==> inputs of job 5861 <==
==> flow/design.v <==
module ALU(
  input         clock,
                reset,
                io_flush_valid,
                io_FU_input_valid,
  input  [6:0]  io_FU_input_bits_decoded_instruction_PRD,
  input         io_FU_input_bits_decoded_instruction_RD_valid,
  input  [20:0] io_FU_input_bits_decoded_instruction_IMM,
  input  [2:0]  io_FU_input_bits_decoded_instruction_FUNCT3,
  input  [1:0]  io_FU_input_bits_decoded_instruction_packet_index,
  input  [5:0]  io_FU_input_bits_decoded_instruction_ROB_index,
  input  [3:0]  io_FU_input_bits_decoded_instruction_MOB_index,
  input  [4:0]  io_FU_input_bits_decoded_instruction_instructionType,
  input         io_FU_input_bits_decoded_instruction_needs_ALU,
                io_FU_input_bits_decoded_instruction_needs_branch_unit,
                io_FU_input_bits_decoded_instruction_SUBTRACT,
                io_FU_input_bits_decoded_instruction_MULTIPLY,
                io_FU_input_bits_decoded_instruction_FENCE,
                io_FU_input_bits_decoded_instruction_IS_IMM,
  input  [31:0] io_FU_input_bits_RS1_data,
                io_FU_input_bits_RS2_data,
                io_FU_input_bits_fetch_PC,
  output        io_FU_output_valid,
  output [6:0]  io_FU_output_bits_PRD,
  output [31:0] io_FU_output_bits_RD_data,
  output        io_FU_output_bits_RD_valid,
  output [31:0] io_FU_output_bits_fetch_PC,
  output [3:0]  io_FU_output_bits_MOB_index,
  output [5:0]  io_FU_output_bits_ROB_index,
  output [1:0]  io_FU_output_bits_fetch_packet_index
);
  wire [31:0] RS1_signed = io_FU_input_bits_RS1_data;
  wire [31:0] RS1_unsigned = io_FU_input_bits_RS1_data;
  wire [31:0] instruction_PC =
    io_FU_input_bits_fetch_PC
    + {28'h0, io_FU_input_bits_decoded_instruction_packet_index, 2'h0};
  reg  [31:0] arithmetic_result;
  wire [31:0] IMM_signed =
    {{19{io_FU_input_bits_decoded_instruction_IMM[12]}},
     io_FU_input_bits_decoded_instruction_IMM[12:0]};
  wire [31:0] operand2_unsigned =
    io_FU_input_bits_decoded_instruction_IS_IMM ? IMM_signed : io_FU_input_bits_RS2_data;
  wire [4:0]  shamt = operand2_unsigned[4:0];
  wire        _REMU_T = io_FU_input_bits_decoded_instruction_instructionType == 5'hC;
  wire        _SLTU_T_1 = io_FU_input_bits_decoded_instruction_instructionType == 5'h4;
  wire        _BEQ_T = io_FU_input_bits_decoded_instruction_FUNCT3 == 3'h0;
  wire        ADD =
    (_REMU_T | _SLTU_T_1) & _BEQ_T & ~io_FU_input_bits_decoded_instruction_MULTIPLY
    & ~io_FU_input_bits_decoded_instruction_SUBTRACT;
  wire        SUB =
    (_REMU_T | _SLTU_T_1) & _BEQ_T & ~io_FU_input_bits_decoded_instruction_MULTIPLY
    & io_FU_input_bits_decoded_instruction_SUBTRACT;
  wire        SLL =
    (_REMU_T | _SLTU_T_1) & io_FU_input_bits_decoded_instruction_FUNCT3 == 3'h1
    & ~io_FU_input_bits_decoded_instruction_MULTIPLY;
  wire        _BGE_T = io_FU_input_bits_decoded_instruction_FUNCT3 == 3'h5;
  wire        SRL =
    (_REMU_T | _SLTU_T_1) & _BGE_T & ~io_FU_input_bits_decoded_instruction_MULTIPLY
    & ~io_FU_input_bits_decoded_instruction_SUBTRACT;
  wire        SRA =
    (_REMU_T | _SLTU_T_1) & _BGE_T & ~io_FU_input_bits_decoded_instruction_MULTIPLY
    & io_FU_input_bits_decoded_instruction_SUBTRACT;
  wire        AUIPC =
    io_FU_input_bits_decoded_instruction_instructionType == 5'h5
    & ~io_FU_input_bits_decoded_instruction_MULTIPLY;
  wire        ALU_input_valid =
    io_FU_input_valid & io_FU_input_bits_decoded_instruction_needs_ALU;
  wire        branch_unit_input_valid =
    io_FU_input_valid & io_FU_input_bits_decoded_instruction_needs_branch_unit;
  wire        mult_unit_input_valid =
    io_FU_input_valid & io_FU_input_bits_decoded_instruction_MULTIPLY;
  reg         io_FU_output_valid_REG;
  wire [31:0] add_result = RS1_unsigned + operand2_unsigned;
  wire [31:0] sub_result = RS1_unsigned - operand2_unsigned;
  wire [31:0] _GEN = {27'h0, shamt};
  wire [31:0] sra_result = $signed($signed(RS1_signed) >>> _GEN);
  wire [62:0] _sll_result_T = {31'h0, RS1_unsigned} << shamt;
  reg  [31:0] io_FU_output_bits_fetch_PC_REG;
  reg  [1:0]  io_FU_output_bits_fetch_packet_index_REG;
  reg  [6:0]  io_FU_output_bits_PRD_REG;
  reg         io_FU_output_bits_RD_valid_REG;
  reg  [3:0]  io_FU_output_bits_MOB_index_REG;
  reg  [5:0]  io_FU_output_bits_ROB_index_REG;
  always @(posedge clock) begin
    if (reset)
      arithmetic_result <= 32'h0;
    else begin
      arithmetic_result <=
        ADD
          ? add_result
          : SUB
              ? sub_result
              : (_REMU_T | _SLTU_T_1)
                & io_FU_input_bits_decoded_instruction_FUNCT3 == 3'h4
                & ~io_FU_input_bits_decoded_instruction_MULTIPLY
                  ? RS1_unsigned ^ operand2_unsigned
                  : (_REMU_T | _SLTU_T_1)
                    & io_FU_input_bits_decoded_instruction_FUNCT3 == 3'h6
                    & ~io_FU_input_bits_decoded_instruction_MULTIPLY
                      ? RS1_unsigned | operand2_unsigned
                      : (_REMU_T | _SLTU_T_1)
                        & (&io_FU_input_bits_decoded_instruction_FUNCT3)
                        & ~io_FU_input_bits_decoded_instruction_MULTIPLY
                          ? RS1_unsigned & operand2_unsigned
                          : SLL
                              ? _sll_result_T[31:0]
                              : SRL
                                  ? RS1_unsigned >> _GEN
                                  : SRA
                                      ? sra_result
                                      : (_REMU_T | _SLTU_T_1)
                                        & io_FU_input_bits_decoded_instruction_FUNCT3 == 3'h2
                                        & ~io_FU_input_bits_decoded_instruction_MULTIPLY
                                          ? {31'h0,
                                             $signed(RS1_signed) < $signed(io_FU_input_bits_decoded_instruction_IS_IMM
                                                                             ? IMM_signed
                                                                             : io_FU_input_bits_RS2_data)}
                                          : (_REMU_T | _SLTU_T_1)
                                            & io_FU_input_bits_decoded_instruction_FUNCT3 == 3'h3
                                            & ~io_FU_input_bits_decoded_instruction_MULTIPLY
                                              ? {31'h0, RS1_unsigned < operand2_unsigned}
                                              : io_FU_input_bits_decoded_instruction_instructionType == 5'hD
                                                & ~io_FU_input_bits_decoded_instruction_MULTIPLY
                                                  ? {io_FU_input_bits_decoded_instruction_IMM[19:0],
                                                     12'h0}
                                                  : 32'h0;
    end
    io_FU_output_valid_REG <=
      ALU_input_valid & ~io_flush_valid | io_FU_input_bits_decoded_instruction_FENCE;
    io_FU_output_bits_fetch_PC_REG <= io_FU_input_bits_fetch_PC;
    io_FU_output_bits_fetch_packet_index_REG <=
      io_FU_input_bits_decoded_instruction_packet_index;
    io_FU_output_bits_PRD_REG <= io_FU_input_bits_decoded_instruction_PRD;
    io_FU_output_bits_RD_valid_REG <= io_FU_input_bits_decoded_instruction_RD_valid;
    io_FU_output_bits_MOB_index_REG <= io_FU_input_bits_decoded_instruction_MOB_index;
    io_FU_output_bits_ROB_index_REG <= io_FU_input_bits_decoded_instruction_ROB_index;
  end  
  assign io_FU_output_valid = io_FU_output_valid_REG & ~io_flush_valid;
  assign io_FU_output_bits_PRD = io_FU_output_bits_PRD_REG;
  assign io_FU_output_bits_RD_data = arithmetic_result;
  assign io_FU_output_bits_RD_valid = io_FU_output_bits_RD_valid_REG;
  assign io_FU_output_bits_fetch_PC = io_FU_output_bits_fetch_PC_REG;
  assign io_FU_output_bits_MOB_index = io_FU_output_bits_MOB_index_REG;
  assign io_FU_output_bits_ROB_index = io_FU_output_bits_ROB_index_REG;
  assign io_FU_output_bits_fetch_packet_index = io_FU_output_bits_fetch_packet_index_REG;
endmodule
==> flow/run.sh <==
#!/bin/bash
# the make line also repeats each setting of config.mk as NAME=value (left out here)
make -C /OpenROAD-flow-scripts/flow DESIGN_CONFIG=/design/flow/config.mk WORK_HOME=/design/flow/orfs CLKGATE_MAP_FILE= finish
==> flow/config.mk <==
export PLATFORM = sky130hd
export DESIGN_NAME = ALU
export DESIGN_NICKNAME = ALU
export VERILOG_FILES = /design/flow/design.v
export SDC_FILE = /design/flow/constraint.sdc
export NUM_CORES = 4
export LEC_CHECK = 0
export CAP_MARGIN = 20
export CORE_MARGIN = 2
export CORE_UTILIZATION = 45
export CTS_CLUSTER_SIZE = 84
export GPL_ROUTABILITY_DRIVEN = 0
export GPL_TIMING_DRIVEN = 1
export MIN_ROUTING_LAYER = met1
export PLACE_DENSITY_LB_ADDON = 0.01
export SETUP_SLACK_MARGIN = -0.07
export SLEW_MARGIN = 25
export TNS_END_PERCENT = 35
==> flow/constraint.sdc <==
create_clock -name core_clock -period 3.05 [get_ports {clock}]
set_input_delay 0.6100 -clock core_clock [delete_from_list [all_inputs] [get_ports {clock}]]
set_output_delay 0.6100 -clock core_clock [all_outputs]
set_load 0.01 [all_outputs]
==> job 9723 (differences from job 5861) <==
ABC_AREA = 1   (was unset)
CORE_UTILIZATION = 71   (was 45)
CTS_CLUSTER_DIAMETER = 242   (was unset)
CTS_CLUSTER_SIZE = 39   (was 84)
GPL_ROUTABILITY_DRIVEN = 1   (was 0)
MAX_ROUTING_LAYER = met4   (was unset)
SLEW_MARGIN = 15   (was 25)
==> flow/constraint.sdc (replaced) <==
create_clock -name core_clock -period 8.46 [get_ports {clock}]
set_input_delay 1.6920 -clock core_clock [delete_from_list [all_inputs] [get_ports {clock}]]
set_output_delay 1.6920 -clock core_clock [all_outputs]
set_load 0.01 [all_outputs]
==> job 2788 (differences from job 5861) <==
ABC_AREA = 1   (was unset)
CORE_UTILIZATION = 52   (was 45)
CTS_CLUSTER_DIAMETER = 371   (was unset)
CTS_CLUSTER_SIZE = 95   (was 84)
GPL_ROUTABILITY_DRIVEN = unset   (was 0)
GPL_TIMING_DRIVEN = unset   (was 1)
MIN_ROUTING_LAYER = unset   (was met1)
PLACE_DENSITY = 0.36   (was unset)
PLACE_DENSITY_LB_ADDON = unset   (was 0.01)
SETUP_SLACK_MARGIN = unset   (was -0.07)
SLEW_MARGIN = 20   (was 25)
==> flow/constraint.sdc (replaced) <==
create_clock -name core_clock -period 3.07 [get_ports {clock}]
set_input_delay 0.6140 -clock core_clock [delete_from_list [all_inputs] [get_ports {clock}]]
set_output_delay 0.6140 -clock core_clock [all_outputs]
set_load 0.01 [all_outputs]
==> flow_summary.toml <==
# generated from flow reports
[synthesis]
avgSynthCellArea_um2 = 5.53
synthAoiAreaFrac = 0.152
syn_inst = 2182

[clocking]
htreeDepth = 3

[status]
haltStage = "5_1_grt"
error_line = "[ERROR GRT-0232] Routing congestion too high. Check the congestion heatmap in the GUI."
status = "stopped before the end"
-- figures above: job 2788

==> flow_summary.toml <==
# generated from flow reports
[synthesis]
synthAoiAreaFrac = 0.152
syn_inst = 2182

[status]
haltStage = "3_3_place_gp"
status = "stopped before the end"
error_line = "[ERROR FLW-0024] Place density exceeds 1.0 (current PLACE_DENSITY_LB_ADDON =  0.01). Please check if the value of  PLACE_DENSITY_LB_ADDON is between 0 and 0.99."
-- figures above: job 9723

==> flow_summary.toml <==
# synthesis and place-and-route metrics
[status]
status = "complete, but fails checks"
check.faults = "setup timing"

[sta]
timing.final.ws_setup_ns = -0.603
setup_violations = 30
-- figures above: job 5861



==> delta <==
Starts from the design.v that is shown in full above.
==> flow/config.mk <==
export PLATFORM = sky130hd
export DESIGN_NAME = ALU
export DESIGN_NICKNAME = ALU
export VERILOG_FILES = /design/flow/design.v
export SDC_FILE = /design/flow/constraint.sdc
export NUM_CORES = 4
export LEC_CHECK = 0
export CAP_MARGIN = 20
export CORE_MARGIN = 2
export CORE_UTILIZATION = 51
export CTS_CLUSTER_SIZE = 84
export GPL_ROUTABILITY_DRIVEN = 0
export GPL_TIMING_DRIVEN = 1
export MIN_ROUTING_LAYER = met1
export PLACE_DENSITY = 0.44
export SETUP_SLACK_MARGIN = -0.07
export SLEW_MARGIN = 15
export TNS_END_PERCENT = 35
==> flow/constraint.sdc <==
create_clock -name core_clock -period 3.05 [get_ports {clock}]
set_input_delay 0.6100 -clock core_clock [delete_from_list [all_inputs] [get_ports {clock}]]
set_output_delay 0.6100 -clock core_clock [all_outputs]
set_load 0.01 [all_outputs]
run.sh (not shown) runs the stock make flow with config.mk's settings and CLKGATE_MAP_FILE=.
==> zinc (differences from delta) <==
Settings changed: CAP_MARGIN 20 to 0, CELL_PAD_IN_SITES_GLOBAL_PLACEMENT from default to 2, CORE_UTILIZATION 51 to 39, CTS_CLUSTER_DIAMETER from default to 103, CTS_CLUSTER_SIZE 84 to 56, GPL_TIMING_DRIVEN 1 to default, HOLD_SLACK_MARGIN from default to 0.19, PLACE_DENSITY 0.44 to default, SETUP_SLACK_MARGIN -0.07 to default, SLEW_MARGIN 15 to 20, TNS_END_PERCENT 35 to default.
==> flow/constraint.sdc (replaced) <==
create_clock -name core_clock -period 6.0 [get_ports {clock}]
set_input_delay 1.2000 -clock core_clock [delete_from_list [all_inputs] [get_ports {clock}]]
set_output_delay 1.2000 -clock core_clock [all_outputs]
set_load 0.01 [all_outputs]
==> ember (differences from delta) <==
Settings changed: ABC_AREA from default to 1, CORE_UTILIZATION 51 to 72, CTS_CLUSTER_DIAMETER from default to 400, CTS_CLUSTER_SIZE 84 to 96, GPL_TIMING_DRIVEN 1 to default, MIN_ROUTING_LAYER met1 to default, PLACE_DENSITY 0.44 to 0.83, SETUP_SLACK_MARGIN -0.07 to 0.49, SLEW_MARGIN 15 to 20, TNS_END_PERCENT 35 to 10.
==> flow/constraint.sdc (replaced) <==
create_clock -name core_clock -period 1.98 [get_ports {clock}]
set_input_delay 0.3960 -clock core_clock [delete_from_list [all_inputs] [get_ports {clock}]]
set_output_delay 0.3960 -clock core_clock [all_outputs]
set_load 0.01 [all_outputs]
==> run summary <==
Xor/xnor cell area share of the yosys netlist = 1.31%
Vert. Die Dim = 134 µm
Total die size = 0.0178 mm²
Cell row count = 47
Core footprint = 0.0165 mm²
Yosys stat area = 0.0121 mm²
Status = stopped before the end
Chip width = 134 µm
Exit stage = global placement (3_3_place_gp)
Syn nets = 2,436
Fp util = 73.3%
Synth mux share = 0%
Fa+ha+maj area frac = 10.4%
Area leader, netlist = nand2_1
Synth Area per Inst = 5.53 µm²
Synth cell types = 48
Post-Synth Simple-Gate Area = 46.8%
Comb area leader = simple AND/OR/NAND/NOR gates
Yosys stat cell total = 2,182
Err = [ERROR GPL-0301] Utilization 103.151 % exceeds 100%.
-- figures above: ember

==> run summary <==
Status = stopped before the end
Exit stage = global routing (5_1_grt)
Err = [ERROR GRT-0232] Routing congestion too high. Check the congestion heatmap in the GUI.
Area leader, netlist = dfxtp_1
Yosys stat cell total = 1,513
CTS resizes = 187
Synth cell types = 82
Core footprint = 0.0216 mm²
Fa+ha+maj area frac = 11.3%
Fp util = 51.5%
Synth mux share = 14.9%
Vert. Die Dim = 152 µm
Total die size = 0.0230 mm²
Yosys stat area = 0.0111 mm²
Post-Synth Simple-Gate Area = 19.0%
Xor/xnor cell area share of the yosys netlist = 1.97%
Cell row count = 54
Synth Area per Inst = 7.35 µm²
Comb area leader = AND-OR/OR-AND gates
Seq share, synth = 15.3%
Chip width = 152 µm
-- figures above: delta

==> run summary <==
Status = timing/DRC/antenna clean
Hold WS = 1.28 ns
Synth mux share = 14.9%
Synth Area per Inst = 7.35 µm²
Core footprint = 0.0279 mm²
Total die size = 0.0299 mm²
Vert. Die Dim = 173 µm
Yosys stat area = 0.0111 mm²
Syn nets = 1,767
Chip width = 173 µm
Post-Synth Simple-Gate Area = 19.0%
Fp util = 39.8%
Yosys stat cell total = 1,513
Pin count of the biggest net entering global routing = 54
Synth cell types = 82
-- figures above: zinc



==> run B: inputs <==
RTL: the design.v shown in full above, as it stands there.
==> flow/config.mk <==
export PLATFORM = sky130hd
export DESIGN_NAME = ALU
export DESIGN_NICKNAME = ALU
export VERILOG_FILES = /design/flow/design.v
export SDC_FILE = /design/flow/constraint.sdc
export NUM_CORES = 4
export LEC_CHECK = 0
export CAP_MARGIN = 20
export CORE_MARGIN = 2
export CORE_UTILIZATION = 58
export CTS_CLUSTER_DIAMETER = 45
export CTS_CLUSTER_SIZE = 89
export HOLD_SLACK_MARGIN = -0.08
export SLEW_MARGIN = 20
export TNS_END_PERCENT = 75
==> flow/constraint.sdc <==
create_clock -name core_clock -period 3.86 [get_ports {clock}]
set_input_delay 0.7720 -clock core_clock [delete_from_list [all_inputs] [get_ports {clock}]]
set_output_delay 0.7720 -clock core_clock [all_outputs]
set_load 0.01 [all_outputs]
==> run F: changes against run B <==
==> flow/config.mk (replaced) <==
export PLATFORM = sky130hd
export DESIGN_NAME = ALU
export DESIGN_NICKNAME = ALU
export VERILOG_FILES = /design/flow/design.v
export SDC_FILE = /design/flow/constraint.sdc
export NUM_CORES = 4
export LEC_CHECK = 0
export ABC_AREA = 1
export CAP_MARGIN = 20
export CELL_PAD_IN_SITES_DETAIL_PLACEMENT = 1
export CORE_ASPECT_RATIO = 0.5
export CORE_MARGIN = 2
export CORE_UTILIZATION = 40
export CTS_CLUSTER_DIAMETER = 382
export CTS_CLUSTER_SIZE = 20
export SETUP_SLACK_MARGIN = -0.6
export SLEW_MARGIN = 20
export TNS_END_PERCENT = 5
==> flow/constraint.sdc (replaced) <==
create_clock -name core_clock -period 6.0 [get_ports {clock}]
set_input_delay 1.2000 -clock core_clock [delete_from_list [all_inputs] [get_ports {clock}]]
set_output_delay 1.2000 -clock core_clock [all_outputs]
set_load 0.01 [all_outputs]
==> run D: changes against run B <==
--- a/flow/config.mk
+++ b/flow/config.mk
@@ -9,7 +9,6 @@
 export CORE_MARGIN = 2
-export CORE_UTILIZATION = 58
-export CTS_CLUSTER_DIAMETER = 45
-export CTS_CLUSTER_SIZE = 89
-export HOLD_SLACK_MARGIN = -0.08
+export CORE_UTILIZATION = 57
+export CTS_CLUSTER_SIZE = 63
+export SETUP_SLACK_MARGIN = 1.82
 export SLEW_MARGIN = 20
-export TNS_END_PERCENT = 75
+export TNS_END_PERCENT = 5
==> flow/constraint.sdc (replaced) <==
create_clock -name core_clock -period 6.72 [get_ports {clock}]
set_input_delay 1.3440 -clock core_clock [delete_from_list [all_inputs] [get_ports {clock}]]
set_output_delay 1.3440 -clock core_clock [all_outputs]
set_load 0.01 [all_outputs]
==> run P: changes against run B <==
==> flow/config.mk (replaced) <==
export PLATFORM = sky130hd
export DESIGN_NAME = ALU
export DESIGN_NICKNAME = ALU
export VERILOG_FILES = /design/flow/design.v
export SDC_FILE = /design/flow/constraint.sdc
export NUM_CORES = 4
export LEC_CHECK = 0
export ABC_AREA = 1
export CAP_MARGIN = 20
export CORE_ASPECT_RATIO = 0.5
export CORE_MARGIN = 2
export CORE_UTILIZATION = 58
export CTS_CLUSTER_DIAMETER = 382
export CTS_CLUSTER_SIZE = 20
export SETUP_SLACK_MARGIN = -0.6
export SLEW_MARGIN = 20
export TNS_END_PERCENT = 5
==> flow/constraint.sdc (replaced) <==
create_clock -name core_clock -period 6.0 [get_ports {clock}]
set_input_delay 1.2000 -clock core_clock [delete_from_list [all_inputs] [get_ports {clock}]]
set_output_delay 1.2000 -clock core_clock [all_outputs]
set_load 0.01 [all_outputs]
==> comparison table <==
Status: run P timing/DRC/antenna clean; run D timing/DRC/antenna clean; run F timing/DRC/antenna clean; run B did not finish
Failing step: run P -; run D -; run F -; run B global routing (5_1_grt)
Number of cell instances after yosys synthesis: run P 2,182; run D 1,513; run F 2,182; run B 1,513
Hold slack final: run P 1.29 ns; run D 1.42 ns; run F 1.29 ns; run B -
Number of cells on the worst hold path: run P 1; run D 1; run F 1; run B -
Clk slew on worst S/H paths: run P 0.06 ns; run D 0.08 ns; run F 0.07 ns; run B -
Area occupied by registers: run P 1700 um^2; run D 1700 um^2; run F 1700 um^2; run B -
Setup Slack @ Placement: run P 0.573 ns; run D 0.655 ns; run F 0.639 ns; run B -0.706 ns
Switching part of the total: run P 44.3%; run D 43.4%; run F 44.3%; run B -
Antenna diodes: run P 1; run D 0; run F 1; run B -
MUX share of area: run P 0%; run D 14.9%; run F 0%; run B 14.9%
Pleak: run P 0.00724 uW; run D 0.00591 uW; run F 0.00729 uW; run B -
Number of flip-flops and latches: run P 85; run D 85; run F 85; run B -
Standard cell with the maximum stage delay on the critical path: run P clkdlybuf4s50_1; run D a211oi_1; run F clkdlybuf4s50_1; run B -
Total number of tap cells: run P 273; run D 265; run F 391; run B -
Final setup violation count: run P 0; run D 0; run F 0; run B -
Data arrival time at the worst-slack endpoint: run P 5.65 ns; run D 5.14 ns; run F 5.48 ns; run B -
Power is estimated from default activity; no workload was simulated.
